Design miniRV, start of the top module:
module miniRV (
    input   wire                clk,
    input   wire                rst,
    input   wire[31:0]      inst_i,
    input   wire[31:0]      mem_rdata_i,
    output  wire[13:0]   inst_addr_o,
    output  wire[15:0]          mem_addr_o,
    output  wire                mem_wen_o,
    output  wire[31:0]      mem_wdata_o,
    output          debug_wb_have_inst,    
    output [31:0]   debug_wb_pc,           
    output          debug_wb_ena,          
    output [4:0]    debug_wb_reg,          
    output [31:0]   debug_wb_value         
);
Size: about 1400 flip-flops, ~200 I/O pins.
export LEC_CHECK = 0
export CAP_MARGIN = 40
export CORE_MARGIN = 2
export CORE_UTILIZATION = 58
export CTS_CLUSTER_SIZE = 20
export SETUP_SLACK_MARGIN = 1.57
export SLEW_MARGIN = 20
create_clock -name core_clock -period 6.19 [get_ports {clk}]
run.sh (not shown) runs the stock make flow with config.mk's settings and CLKGATE_MAP_FILE=.
The baseline produced a layout that fails on setup timing.
==> next run, changes <==
--- a/flow/config.mk
+++ b/flow/config.mk
@@ -8 +8,2 @@
-export CAP_MARGIN = 40
+export ABC_AREA = 1
+export CAP_MARGIN = 20
@@ -10,3 +11,2 @@
-export CORE_UTILIZATION = 58
-export CTS_CLUSTER_SIZE = 20
-export SETUP_SLACK_MARGIN = 1.57
+export CORE_UTILIZATION = 57
+export SETUP_SLACK_MARGIN = 0.51
==> flow/constraint.sdc (replaced) <==
create_clock -name core_clock -period 4.97 [get_ports {clk}]
set_input_delay 0.9940 -clock core_clock [delete_from_list [all_inputs] [get_ports {clk}]]
set_output_delay 0.9940 -clock core_clock [all_outputs]
set_load 0.01 [all_outputs]
- The new run finished with setup timing left
- clock skew is higher by 20 ps
- worst setup slack is better by 160 ps
- register-to-register slack improved by 160 ps
==> next run, changes <==
--- a/flow/config.mk
+++ b/flow/config.mk
@@ -8 +7,0 @@
-export ABC_AREA = 1
@@ -11,2 +10 @@
-export CORE_UTILIZATION = 57
-export SETUP_SLACK_MARGIN = 0.51
+export CORE_UTILIZATION = 58
==> flow/constraint.sdc (replaced) <==
create_clock -name core_clock -period 6.19 [get_ports {clk}]
set_input_delay 1.2380 -clock core_clock [delete_from_list [all_inputs] [get_ports {clk}]]
set_output_delay 1.2380 -clock core_clock [all_outputs]
set_load 0.01 [all_outputs]
The changed run completed and failed the layout checks on setup timing.
Non-clock buffer count decreases by 389.
Wire length decreases by about a fifth.
Clock power decreases by a quarter to a third.
Sequential share of layout area increases by 3.2 points.
Cell count decreases by a quarter to a third.

---

miniRV again, from the RTL that the note above started with.
// miniRV
module miniRV (
    input   wire                clk,
    input   wire                rst,
    input   wire[31:0]      inst_i,
    input   wire[31:0]      mem_rdata_i,
    output  wire[13:0]   inst_addr_o,
    output  wire[15:0]          mem_addr_o,
    output  wire                mem_wen_o,
    output  wire[31:0]      mem_wdata_o,
    output          debug_wb_have_inst,    
    output [31:0]   debug_wb_pc,           
    output          debug_wb_ena,          
    output [4:0]    debug_wb_reg,          
    output [31:0]   debug_wb_value         
);
clock: 6.87 ns
lec_check: 0
abc_area: 0
cap_margin: 0
core_margin: 2
core_utilization: 72
cts_cluster_diameter: 118
cts_cluster_size: 58
gpl_routability_driven: 1
gpl_timing_driven: 1
place_density: 0.66
setup_slack_margin: 0.99
slew_margin: 20
The starting point aborted during global routing (GRT-0232).
==> next run, changes <==
Settings changed: ABC_AREA 0 to default, CAP_MARGIN 0 to 20, CORE_UTILIZATION 72 to 40, CTS_CLUSTER_DIAMETER 118 to default, CTS_CLUSTER_SIZE 58 to default, GPL_ROUTABILITY_DRIVEN 1 to default, GPL_TIMING_DRIVEN 1 to default, PLACE_DENSITY 0.66 to default, SETUP_SLACK_MARGIN 0.99 to default.
Clock period 6.87 ns to 12.2 ns, I/O delays scaled along.
Now the flow completed with no timing, DRC or antenna violations.
Die area is higher by 79%.
Area after synthesis stays the same.
Synthesized cell count does not change.
==> next run, changes <==
Settings changed: CORE_UTILIZATION 40 to 65, CTS_CLUSTER_SIZE from default to 55, TNS_END_PERCENT from default to 5.
Clock period 12.2 ns to 6.19 ns, I/O delays scaled along.
The new run died in global routing, error ODB-0269.
Synthesized area stays the same.
Die area falls by 38%.
Synthesized cell count stays the same.

---

## ember
miniRV again, from the RTL that the note above started with.
export LEC_CHECK = 0
export CAP_MARGIN = 20
export CORE_MARGIN = 2
export CORE_UTILIZATION = 72
export CTS_CLUSTER_SIZE = 22
export PLACE_DENSITY = 0.66
export SETUP_SLACK_MARGIN = 1.9
export SLEW_MARGIN = 20
create_clock -name core_clock -period 6.43 [get_ports {clk}]
ember terminated abnormally: global routing reported GRT-0116.
The inputs of yarrow differ from those of ember as listed below.
--- a/flow/config.mk
+++ b/flow/config.mk
@@ -10,4 +10 @@
-export CORE_UTILIZATION = 72
-export CTS_CLUSTER_SIZE = 22
-export PLACE_DENSITY = 0.66
-export SETUP_SLACK_MARGIN = 1.9
+export CORE_UTILIZATION = 40
==> flow/constraint.sdc <==
create_clock -name core_clock -period 8.95 [get_ports {clk}]
set_input_delay 1.7900 -clock core_clock [delete_from_list [all_inputs] [get_ports {clk}]]
set_output_delay 1.7900 -clock core_clock [all_outputs]
set_load 0.01 [all_outputs]
==> results <==
The final layout from yarrow, which completed every stage, passed the timing, design-rule and antenna checks at the end of the flow.
Delta (yarrow minus ember): number of buffers added by the clock tree synthesis step shows an increase of 12%, number of core rows shows an increase of 35%, worst setup timing slack at the placement stage shows an increase of 1.55 ns.
Summed instance area of the synthesized netlist came out exactly the same in ember and yarrow.
[compare] base=ember new=yarrow: die area went up by 85000 sq um, die width up 110 um, area of the core rose by about 80%.
Edits applied to the flow inputs when going from yarrow to harbor:
--- a/flow/config.mk
+++ b/flow/config.mk
@@ -10 +10 @@
-export CORE_UTILIZATION = 40
+export CORE_UTILIZATION = 57
==> flow/constraint.sdc <==
create_clock -name core_clock -period 5.61 [get_ports {clk}]
set_input_delay 1.1220 -clock core_clock [delete_from_list [all_inputs] [get_ports {clk}]]
set_output_delay 1.1220 -clock core_clock [all_outputs]
set_load 0.01 [all_outputs]
- The flow completed for harbor, but it is not clean: the layout still shows negative setup slack.
- Diff yarrow -> harbor: post-route cell area up 7900 sq um; combinational share of power up 3.8 points; combinational power up 120%.
- Maximum number of pins on one net before global-route repair for harbor: 28 down relative to yarrow
- Total setup buffers inserted after CTS in harbor vs yarrow: up 7
- In the reports for harbor and yarrow, the smaller final net count belongs to yarrow.
diff inputs: harbor => lagoon
--- a/flow/config.mk
+++ b/flow/config.mk
@@ -10 +10 @@
-export CORE_UTILIZATION = 57
+export CORE_UTILIZATION = 40
==> flow/constraint.sdc <==
create_clock -name core_clock -period 9.5 [get_ports {clk}]
set_input_delay 1.9000 -clock core_clock [delete_from_list [all_inputs] [get_ports {clk}]]
set_output_delay 1.9000 -clock core_clock [all_outputs]
set_load 0.01 [all_outputs]
Findings:
lagoon reached the final stage; the timing, design-rule and antenna checks on its layout passed. Reported for lagoon and harbor, netlist area before placement turned out identical to the last digit. Max maximum frequency across lagoon and harbor: harbor. Re cell area reported after detailed placement: harbor was higher than lagoon.
Input-level comparison between cedar and lagoon:
--- a/flow/config.mk
+++ b/flow/config.mk
@@ -9 +9,2 @@
-export CORE_MARGIN = 2
+export CELL_PAD_IN_SITES_GLOBAL_PLACEMENT = 3
+export CORE_MARGIN = 4
@@ -10,0 +12,3 @@
+export CTS_CLUSTER_DIAMETER = 82
+export GPL_ROUTABILITY_DRIVEN = 0
+export HOLD_SLACK_MARGIN = 0.13
==> comparison <==
- When cedar is measured against lagoon, its setup slack turns out 0.15 ns lower.
- Between cedar and lagoon, the fraction of the core area covered by cells at the end of the flow figures differ only marginally.
- Looking only at portion of the clock cycle consumed by the worst path in the final layout, and setting everything else aside, the lower value of cedar and lagoon goes to lagoon.
- Compared cedar against lagoon; number of design rule violations left after detail routing within noise.
- Re portion of total power attributed to combinational logic: cedar is 0.4 points up on lagoon.
- The number of iterations in the first detailed-routing pass reported for cedar is smaller than that of lagoon by 1.
- Compared with lagoon, in cedar number of inserted filler cells in the final layout moved up; final critical path time including I/O delays and setup moved up; number of H-tree levels level.

---

miniRV again, from the RTL that the note above started with.
Settings: LEC_CHECK=0, CAP_MARGIN=20, CORE_MARGIN=2, CORE_UTILIZATION=70, CTS_CLUSTER_DIAMETER=60, CTS_CLUSTER_SIZE=44, SETUP_SLACK_MARGIN=1.83, SLEW_MARGIN=20; clock period 6.39 ns.
The starting point never finished: it broke off in 5_1_grt with GRT-0116.
Change:
- CORE_UTILIZATION: 70 -> 72
- CTS_CLUSTER_DIAMETER: 60 -> not set
- PLACE_DENSITY: not set -> 0.66
- SETUP_SLACK_MARGIN: 1.83 -> not set
- clock period: 6.39 -> 4.79 ns (I/O delays scaled with it)
The new run died in 4_1_cts.
Synthesized cell count stays the same.
Die size goes down by a few percent.
Synthesized area does not change.
Change:
- PLACE_DENSITY: 0.66 -> not set
- SETUP_SLACK_MARGIN: not set -> 0.21
- clock period: 4.79 -> 6.18 ns (I/O delays scaled with it)
=> The new run aborted during 5_1_grt on GRT-0116. Synthesized area does not change. Die area does not change. Synthesized cell count stays the same.

---

Starting RTL as in the previous note.
export LEC_CHECK = 0
export CAP_MARGIN = 0
export CORE_MARGIN = 2
export CORE_UTILIZATION = 66
export CTS_CLUSTER_DIAMETER = 372
export CTS_CLUSTER_SIZE = 15
export SLEW_MARGIN = 20
export TNS_END_PERCENT = 5
create_clock -name core_clock -period 4.97 [get_ports {clk}]
The first run failed in global routing.
Then changed:
Settings changed: CAP_MARGIN 0 to 20, CORE_UTILIZATION 66 to 57, CTS_CLUSTER_DIAMETER 372 to not set, CTS_CLUSTER_SIZE 15 to 24.
Clock period 4.97 ns to 5.03 ns, I/O delays scaled along.
Result: The changed run finished with setup timing left; area after synthesis stays the same; die area climbs by 16%; synthesized cell count stays the same.
Then changed:
Settings changed: ABC_AREA set to 1, CELL_PAD_IN_SITES_DETAIL_PLACEMENT set to 1, CELL_PAD_IN_SITES_GLOBAL_PLACEMENT set to 1, CORE_MARGIN 2 to 5, CORE_UTILIZATION 57 to 38, CTS_CLUSTER_DIAMETER set to 134, CTS_CLUSTER_SIZE 24 to not set, HOLD_SLACK_MARGIN set to -0.04, MAX_ROUTING_LAYER set to met5, PLACE_DENSITY set to 0.45, SLEW_MARGIN 20 to 10, TNS_END_PERCENT 5 to 10.
=>
- The new run completed and failed the layout checks on setup timing
- die area climbs by about 60%
- worst setup slack is better by 1500 ps
- routed wire length climbs by about 30%
- global-route usage drops by 11 points
- clock-buffer cell count climbs by 37
- clock power climbs by about 9%
Then changed:
Settings changed: ABC_AREA 1 to not set, CELL_PAD_IN_SITES_DETAIL_PLACEMENT 1 to not set, CELL_PAD_IN_SITES_GLOBAL_PLACEMENT 1 to not set, CORE_MARGIN 5 to 2, CORE_UTILIZATION 38 to 36, CTS_CLUSTER_DIAMETER 134 to not set, HOLD_SLACK_MARGIN -0.04 to not set, MAX_ROUTING_LAYER met5 to not set, PLACE_DENSITY 0.45 to not set, SLEW_MARGIN 10 to 20, TNS_END_PERCENT 10 to not set.
Clock period 5.03 ns to 8.95 ns, I/O delays scaled along.
Effect: This time the run ran to the end with no violations. Via count goes down by 36%. Final area goes down by 16%. Hold slack stays flat. Synthesized cell count goes down by 43%. Sequential share of layout area goes up by 7.4 points.

---

Setup of job 5586:
Starting RTL as in the previous note.
Settings: LEC_CHECK=0, CAP_MARGIN=20, CORE_MARGIN=2, CORE_UTILIZATION=72, CTS_CLUSTER_DIAMETER=397, PLACE_DENSITY=0.66, SETUP_SLACK_MARGIN=-0.37, SLEW_MARGIN=20; clock period 6.36 ns.
Job 5586 did not run to completion, as it errored out during 5_1_grt.
## Diff of input files: job 3448 against job 5586
diff --git a/flow/config.mk b/flow/config.mk
--- a/flow/config.mk
+++ b/flow/config.mk
@@ -8,7 +8,4 @@
 export CAP_MARGIN = 20
 export CORE_MARGIN = 2
-export CORE_UTILIZATION = 72
-export CTS_CLUSTER_DIAMETER = 397
-export PLACE_DENSITY = 0.66
-export SETUP_SLACK_MARGIN = -0.37
+export CORE_UTILIZATION = 57
 export SLEW_MARGIN = 20
==> flow/constraint.sdc <==
create_clock -name core_clock -period 7.28 [get_ports {clk}]
set_input_delay 1.4560 -clock core_clock [delete_from_list [all_inputs] [get_ports {clk}]]
set_output_delay 1.4560 -clock core_clock [all_outputs]
set_load 0.01 [all_outputs]
==> results <==
Although it ran to completion, job 3448 produced a layout that fails the final checks because of negative setup slack. NOTE total placed cells including tap cells job 5586->job 3448 decreased slightly. Looking at total core area, job 3448 sits about 27% higher than job 5586 does. The die area in job 3448 sits 0.028 mm2 above the value recorded for job 5586. Number of gates resized after cts in job 3448 is 47 lower than in job 5586. Re row count: job 3448 is about 13% up on job 5586. Placed instance area (job 3448 over job 5586): decrease, 3.4%. Looking only at worst-case setup slack after placement, and setting everything else aside, the lower value of job 5586 and job 3448 goes to job 5586.
Here is what was changed in the inputs of job 8911 compared with job 3448.
diff --git a/flow/config.mk b/flow/config.mk
--- a/flow/config.mk
+++ b/flow/config.mk
@@ -8,4 +8,5 @@
 export CAP_MARGIN = 20
 export CORE_MARGIN = 2
-export CORE_UTILIZATION = 57
+export CORE_UTILIZATION = 40
+export SETUP_SLACK_MARGIN = 1.76
 export SLEW_MARGIN = 20
==> flow/constraint.sdc <==
create_clock -name core_clock -period 8.95 [get_ports {clk}]
set_input_delay 1.7900 -clock core_clock [delete_from_list [all_inputs] [get_ports {clk}]]
set_output_delay 1.7900 -clock core_clock [all_outputs]
set_load 0.01 [all_outputs]
[summary]
Job 8911 against job 3448: met3 wirelength from detailed routing now sits lower, wire length of the first global-routing pass now sits higher, final instance area now sits higher.
Comparing job 8911 with job 3448, the flip-flop and latch share of the layout cell area came out essentially unchanged.
Diode insertion count for antenna repair: job 8911 > job 3448
Job 8911 did not stop at any stage, and its layout met the timing, design-rule and antenna checks.
Changes observed in job 8911 relative to job 3448: total half-perimeter wirelength after legalization and detailed placement now sits higher; post-layout period usage of the worst path now sits lower; worst setup slack now sits higher.
Diff job 3448..job 8911 | number of top-level pins | negligible
Slowest library cell on the worst path = sky130_fd_sc_hd__dfrtp_4: job 8911; slowest library cell on the worst path = sky130_fd_sc_hd__dfrtp_1: job 3448
Relative to job 3448, clock-buffer cell count increased by 14 in job 8911.
Input-level comparison between job 8677 and job 8911:
diff --git a/flow/config.mk b/flow/config.mk
--- a/flow/config.mk
+++ b/flow/config.mk
@@ -8,5 +8,5 @@
 export CAP_MARGIN = 20
 export CORE_MARGIN = 2
-export CORE_UTILIZATION = 40
-export SETUP_SLACK_MARGIN = 1.76
+export CORE_UTILIZATION = 72
+export PLACE_DENSITY = 0.66
 export SLEW_MARGIN = 20
==> flow/constraint.sdc <==
create_clock -name core_clock -period 7.78 [get_ports {clk}]
set_input_delay 1.5560 -clock core_clock [delete_from_list [all_inputs] [get_ports {clk}]]
set_output_delay 1.5560 -clock core_clock [all_outputs]
set_load 0.01 [all_outputs]
### Flow results
- Status(job 8677) = ERROR, stage = 4_1_cts
- Delta (job 8677 minus job 8911): total instance count after detailed placement decreased 14%, core area decreased 45%, vertical die dimension decreased about 25%.
- Job 8677 vs. job 8911: total placed instance area went down by 1.1%.
- Diff job 8911 -> job 8677: overall die area now sits lower; final weighted congestion of routability-driven global placement now sits higher.

---

Starting RTL as in the previous note.
export LEC_CHECK = 0
export CAP_MARGIN = 30
export CELL_PAD_IN_SITES_DETAIL_PLACEMENT = 0
export CORE_ASPECT_RATIO = 0.88
export CORE_MARGIN = 3
export CORE_UTILIZATION = 43
export CTS_CLUSTER_SIZE = 89
export GPL_ROUTABILITY_DRIVEN = 1
export MIN_ROUTING_LAYER = met1
export SLEW_MARGIN = 20
export TNS_END_PERCENT = 80
create_clock -name core_clock -period 7.73 [get_ports {clk}]
Edit:
- CAP_MARGIN: 30 -> 20
- CELL_PAD_IN_SITES_DETAIL_PLACEMENT: 0 -> not set
- CORE_ASPECT_RATIO: 0.88 -> not set
- CORE_MARGIN: 3 -> 2
- CORE_UTILIZATION: 43 -> 66
- CTS_CLUSTER_SIZE: 89 -> 15
- GPL_ROUTABILITY_DRIVEN: 1 -> not set
- MIN_ROUTING_LAYER: met1 -> not set
- TNS_END_PERCENT: 80 -> not set
- clock period: 7.73 -> 7.01 ns (I/O delays scaled with it)
=> This time the run died in 5_1_grt with GRT-0232. Area after synthesis does not change. Die area fell by 35%. Synthesized cell count is unchanged.
Edit:
- CTS_CLUSTER_DIAMETER: not set -> 345
- CTS_CLUSTER_SIZE: 15 -> 17
- SETUP_SLACK_MARGIN: not set -> -0.38
- clock period: 7.01 -> 5.45 ns (I/O delays scaled with it)
- The new run ended with an error in 5_1_grt (GRT-0116)
- die size is unchanged
- area after synthesis does not change
- synthesized cell count stays the same
Edit:
- CORE_UTILIZATION: 66 -> 63
- SETUP_SLACK_MARGIN: -0.38 -> not set
- clock period: 5.45 -> 6.29 ns (I/O delays scaled with it)
The new run finished but fails on negative setup slack.
Die size rises by 4.7%.
Synthesized cell count does not change.
Synthesized area does not change.
Edit:
- CAP_MARGIN: 20 -> 5
- CORE_UTILIZATION: 63 -> 71
- PLACE_DENSITY: not set -> 0.66
=> The new run did not get past 5_1_grt. Area after synthesis does not change. Die area is lower by roughly a tenth. Synthesized cell count is unchanged.
No activity file was given, so power comes from the tool's default toggle rates.
